job 665:
==> flow/design.v <==
module interpolation (
    input           clk,
    input           RST,
    input           START,
    input   [5:0]   H0,
    input   [5:0]   V0,
    input   [3:0]   SW,
    input   [3:0]   SH,
    output          REN,
    input   [7:0]   R_DATA,
    output  [11:0]  ADDR,
    output  [7:0]   O_DATA,
    output          O_VALID
);
reg [5:0] reg_H0, reg_H0_next;
reg [5:0] reg_V0, reg_V0_next;
reg [3:0] reg_SW, reg_SW_next;
reg [3:0] reg_SH, reg_SH_next;
reg [11:0] reg_ADDR, reg_ADDR_next;
reg        output_valid, output_valid_next;  
reg        done, done_next;  
assign ADDR = reg_ADDR;
assign REN = 1'b0;
assign O_VALID = output_valid;
reg [9:0] width_sum, width_sum_next;
reg [9:0] height_sum, height_sum_next;
wire [5:0] X_lower, X_upper, Y_lower, Y_upper;
reg [5:0] last_y_row, last_y_row_next;  
reg x_divide, y_divide, x_divide_next, y_divide_next;
assign X_lower = width_sum[9:4];
assign X_upper = x_divide_next ? width_sum[9:4] : width_sum[9:4] + 1;
assign Y_lower = height_sum[9:4];
assign Y_upper = y_divide_next ? height_sum[9:4] : height_sum[9:4] + 1;
wire [5:0] next_X_lower, next_X_upper, next_Y_lower, next_Y_upper;
assign next_X_lower = width_sum_next[9:4];
assign next_X_upper = (width_sum_next[3:0] == 0) ? width_sum_next[9:4] : width_sum_next[9:4] + 1;
assign next_Y_lower = height_sum_next[9:4];
assign next_Y_upper = (height_sum_next[3:0] == 0) ? height_sum_next[9:4] : height_sum_next[9:4] + 1;
reg [3:0] x_ratio, x_ratio_next;  
reg [3:0] y_ratio, y_ratio_next;  
wire [7:0] left_margin, right_margin;
reg [7:0] data_y_lower [0:1];
reg [7:0] data_y_lower_next [0:1];
reg [7:0] data_y_upper [0:1];
reg [7:0] data_y_upper_next [0:1];
reg [4:0] count_cycle, count_cycle_next;
reg [1:0] pre_pre_state, pre_state, state, state_next;
wire pre_pre_state_is_11, pre_pre_state_is_10, pre_pre_state_is_01, pre_pre_state_is_00;
assign pre_pre_state_is_11 = pre_pre_state[1] & pre_pre_state[1];
assign pre_pre_state_is_00 = ~pre_pre_state[1] & ~pre_pre_state[0];
wire [5:0] x_ADDR, y_ADDR;
assign x_ADDR = state[1] ? X_upper : X_lower;
assign y_ADDR = state[0] ? Y_upper : Y_lower;
    Cal_Interpolation cal_inter_left (
        .DATA_1(data_y_lower[0]),
        .DATA_2(data_y_upper[0]),
        .ratio(y_ratio),
        .Out_DATA(left_margin)
    );
    Cal_Interpolation cal_inter_right (
        .DATA_1(data_y_lower[1]),
        .DATA_2(data_y_upper[1]),
        .ratio(y_ratio),
        .Out_DATA(right_margin)
    );
    Cal_Interpolation cal_inter (
        .DATA_1(left_margin),
        .DATA_2(right_margin),
        .ratio(x_ratio),
        .Out_DATA(O_DATA)
    );
always @(*)begin
    count_cycle_next = count_cycle;
    case(state)
        2'b00: begin
            if(y_divide_next | x_divide_next) begin
                state_next = 2'b11;
            end
            else begin
                state_next = 2'b01;
            end
        end
        2'b01: begin
            state_next = 2'b10;
        end
        2'b10: begin
            state_next = 2'b11;
        end
        2'b11: begin
            count_cycle_next = (count_cycle == 5'd16) ? 0 : count_cycle + 1;
            if(X_lower == next_X_lower && Y_upper == next_Y_upper) begin
                state_next = (X_upper == next_X_upper) ? 2'b11 : 2'b01;
            end
            else if(X_upper == next_X_lower) begin
                state_next = 2'b10;
            end
            else begin
                state_next = 2'b00;
            end
        end
    endcase
end
always @(*)begin
    reg_ADDR_next[5:0] = x_ADDR + reg_H0;
    reg_ADDR_next[11:6] = y_ADDR + reg_V0;
    output_valid_next = pre_state[1] & pre_state[0];
end
always @(*)begin
    case(pre_state)
        2'b00: begin
            data_y_lower_next[0] = R_DATA;
            data_y_lower_next[1] = x_divide ? R_DATA : data_y_lower[1];
            data_y_upper_next[0] = y_divide ? R_DATA : data_y_upper[0];
            data_y_upper_next[1] = data_y_upper[1];
        end
        2'b01: begin
            data_y_upper_next[0] = R_DATA;
            data_y_lower_next[0] = data_y_lower[0];
            data_y_lower_next[1] = data_y_lower[1];
            data_y_upper_next[1] = data_y_upper[1];
        end
        2'b10: begin
            data_y_lower_next[1] = R_DATA;
            data_y_lower_next[0] = pre_pre_state_is_11 ? data_y_lower[1] : data_y_lower[0];  
            data_y_upper_next[0] = pre_pre_state_is_11 ? data_y_upper[1] : data_y_upper[0];
            data_y_upper_next[1] = data_y_upper[1];
        end
        2'b11: begin
            data_y_upper_next[1] = R_DATA;
            data_y_lower_next[1] = y_divide ? R_DATA : data_y_lower[1];
            data_y_upper_next[0] = x_divide ? R_DATA : data_y_upper[0];
            data_y_lower_next[0] = y_divide ? data_y_upper[0] :
                                    x_divide ? data_y_lower[1] : data_y_lower[0];
        end
    endcase
end
always @(*)begin
    if(START) begin
        reg_H0_next = H0;
        reg_V0_next = V0;
        reg_SW_next = SW - 1;
        reg_SH_next = SH - 1;
    end
    else begin
        reg_H0_next = reg_H0;
        reg_V0_next = reg_V0;
        reg_SW_next = reg_SW;
        reg_SH_next = reg_SH;
    end
end
always @(*)begin
    if(state == 2'b11) begin
        if(count_cycle == 5'd16) begin
            width_sum_next = 0;
            height_sum_next = height_sum + reg_SH;
        end
        else begin
            width_sum_next = width_sum + reg_SW;
            height_sum_next = height_sum;
        end
    end
    else begin
        width_sum_next = width_sum;
        height_sum_next = height_sum;
    end
    x_divide_next = (width_sum[3:0] == 0);
    y_divide_next = (height_sum[3:0] == 0);
    x_ratio_next = width_sum[3:0];
    y_ratio_next = height_sum[3:0];
    if(height_sum[9:4] == reg_V0_next) begin
        done_next = 0;
    end
    else begin
        done_next = 1;
    end
end
always @(negedge clk) begin
    reg_ADDR <= reg_ADDR_next;
    data_y_lower[0] <= data_y_lower_next[0];
    data_y_lower[1] <= data_y_lower_next[1];
    data_y_upper[0] <= data_y_upper_next[0];
    data_y_upper[1] <= data_y_upper_next[1];
    output_valid <= output_valid_next;
end
always @(posedge clk) begin
    if(RST | START) begin
        width_sum <= 0;
        height_sum <= 0;
        state <= 2'b00;
        pre_state <= 2'b00;
        pre_pre_state <= 2'b00;
        x_divide <= 0;
        y_divide <= 0;
        x_ratio <= 0;
        y_ratio <= 0;
        done <= 1;
        count_cycle <= 0;
    end
    else begin
        width_sum <= width_sum_next;
        height_sum <= height_sum_next;
        state <= state_next;
        pre_state <= state;
        pre_pre_state <= pre_state;
        x_divide <= x_divide_next;
        y_divide <= y_divide_next;
        x_ratio <= x_ratio_next;
        y_ratio <= y_ratio_next;
        done <= done_next;
        count_cycle <= count_cycle_next;
    end
    reg_H0 <= reg_H0_next;
    reg_V0 <= reg_V0_next;
    reg_SW <= reg_SW_next;
    reg_SH <= reg_SH_next;
end
endmodule
module Cal_Interpolation (
    input   [7:0]   DATA_1,
    input   [7:0]   DATA_2,
    input   [3:0]   ratio,
    output  [7:0]   Out_DATA
);
    reg [3:0] flip_ratio;
    wire [7:0] d1_3, d1_2, d1_1, d1_0, d2_3, d2_2, d2_1, d2_0;
    wire [11:0] output_inter;
    assign d1_3 = {8{flip_ratio[3]}} & DATA_1;
    assign d1_2 = {8{flip_ratio[2]}} & DATA_1;
    assign d1_1 = {8{flip_ratio[1]}} & DATA_1;
    assign d1_0 = {8{flip_ratio[0]}} & DATA_1;
    assign d2_3 = {8{ratio[3]}} & DATA_2;
    assign d2_2 = {8{ratio[2]}} & DATA_2;
    assign d2_1 = {8{ratio[1]}} & DATA_2;
    assign d2_0 = {8{ratio[0]}} & DATA_2;
    assign output_inter = {d1_3, 3'b000} + {d1_2, 2'b00} + {d1_1, 1'b0} + d1_0 
                        + {d2_3, 3'b000} + {d2_2, 2'b00} + {d2_1, 1'b0} + d2_0 ;
    assign Out_DATA = (ratio == 4'b0000) ? DATA_1 : output_inter[11:4];
    always @(*)begin
        flip_ratio = ~ratio[3:0] + 1;
    end
endmodule
clock: 15.0 ns
lec_check: 0
abc_area: 1
cap_margin: 20
core_margin: 2
core_utilization: 72
place_density_lb_addon: 0.24
setup_slack_margin: 0.88
slew_margin: 20
tns_end_percent: 35
run.sh (not shown) runs the stock make flow with config.mk's settings and CLKGATE_MAP_FILE=.
Job 665 had finished all stages when the layout checks came back failing, citing setup timing.
The inputs of job 3742 differ from those of job 665 as listed below.
Settings: ABC_AREA removed (was 1); PLACE_DENSITY_LB_ADDON removed (was 0.24); CORE_UTILIZATION changed from 72 to 60; CTS_CLUSTER_SIZE newly set to 97; TNS_END_PERCENT removed (was 35); SETUP_SLACK_MARGIN removed (was 0.88); CTS_CLUSTER_DIAMETER newly set to 306; the clock period (ns, I/O delays scaled along) changed from 15.0 to 25.0.
[summary]
Job 3742: all stages done; final checks FAILED (setup timing). On core utilization, the higher figure sits with job 665, not job 3742. Compared with job 665, job 3742 ends up with a smaller final cell area. Against job 665, job 3742 reports a routed via count divided by cell count that is lower. Job 3742 ended up with data_y_upper[1][1]$_DFFE_NN_ as its timing startpoint of the critical path; job 665 ended up with data_y_upper[1][4]$_DFFE_NN_. Relative to job 665, the setup slack of job 3742 is higher by 3.34 ns. Vias: job 3742 below job 665. Compared job 3742 vs job 665, and met1 wire length is down in job 3742. Job 3742 vs job 665: via count of the first global-routing pass down. Going from job 665 to job 3742, routed wire length shrank by more than 10%. Going from job 665 to job 3742, worst slack at placement increased 3.08 ns, internal portion of total power decreased 40%. For per-cell routed wire length, dividing the value from job 3742 by the value from job 665 gives 0.889.
Edits applied to the flow inputs when going from job 3742 to job 9240:
Settings: changing CORE_UTILIZATION from 60 to 22; removing CTS_CLUSTER_SIZE (formerly 97); removing CTS_CLUSTER_DIAMETER (formerly 306); changing the clock period (ns, I/O delays scaled along) from 25.0 to 31.5.
## What came out
Job 9240: flow completed, timing, DRC and antenna clean. Looking at critical path required time, job 9240 sits above job 3742. Across both runs, die extent in y was higher for job 9240 than for job 3742. Re slack of the worst reg-to-reg path: job 9240 is 3.30 ns up on job 3742. Reported for job 3742 and job 9240, cell count after synthesis turned out identical to the last digit. Between job 3742 and job 9240, the combinational logic power is lower for job 9240. STATUS final cell area excluding filler cells: job 9240 wins against job 3742. Looking at number of optimization iterations in the first detailed-route pass across job 3742 and job 9240, the one that comes out lower is job 9240.
### job 9240 -> job 4555
Settings: CORE_UTILIZATION changed from 22 to 68; ABC_AREA newly set to 1; TNS_END_PERCENT newly set to 15; CTS_CLUSTER_SIZE newly set to 96; PLACE_DENSITY_LB_ADDON newly set to 0.06; the clock period (ns, I/O delays scaled along) changed from 31.5 to 19.1.
Findings:
Job 9240 finished every step from synthesis to the final layout, and the layout passed the timing, design-rule and antenna checks. The final report for job 4555 shows a completed flow and a layout that fails verification, specifically setup timing. Row arrival time of data at the critical path endpoint: job 4555 lower / job 9240 higher. Job 4555 against job 9240: inserted tap cell count shows a reduction of 399; wire length +about 1.7%. Diff job 9240 and job 4555: Yosys chip area higher in job 4555. Cmp job 4555 vs job 9240: combinational power higher in job 4555. Summary — simple-gate area share of the yosys netlist, job 4555 relative to job 9240: higher, by 3.8 points. Delta (job 4555 minus job 9240): floorplan net count shows an increase of 234, non-clock buffer contribution to total cell area saw an increase, final cell count shows a reduction of 4.2%. Side by side, synthesized cell count turned out higher in job 4555 than in job 9240. Total power: job 4555 above job 9240.
Relative to job 4555, the following input files were edited for job 4581:
Settings: ABC_AREA no longer set, was 1; CORE_UTILIZATION now 40, was 68; CTS_CLUSTER_SIZE no longer set, was 96; TNS_END_PERCENT no longer set, was 15; PLACE_DENSITY_LB_ADDON no longer set, was 0.06; the clock period (ns, I/O delays scaled along) now 32.0, was 19.1.
--- outcome ---
Job 4581 vs job 4555 on number of fill cells: job 4581 is the higher one. In terms of clock transition at the register clock pins on the worst setup and hold paths after CTS, job 4581 and job 4555 differ only marginally. Relative to job 4555, share of synthesized cell area in and-or and or-and compound cells increased by 3.0 points in job 4581. Per the final summary, job 4581 finished and its layout is clean on timing, DRC and antenna. Job 4581 ends up with a routed wire length that is 1700 microns lower than in job 4555. The HPWL after detailed placement in job 4555 is 1.05 times that in job 4581. Going from job 4555 to job 4581, critical path depth down 12; chip area from the yosys synthesis statistics down 2.4%.
Power figures rest on the tool's default switching activity, not on a simulated workload.
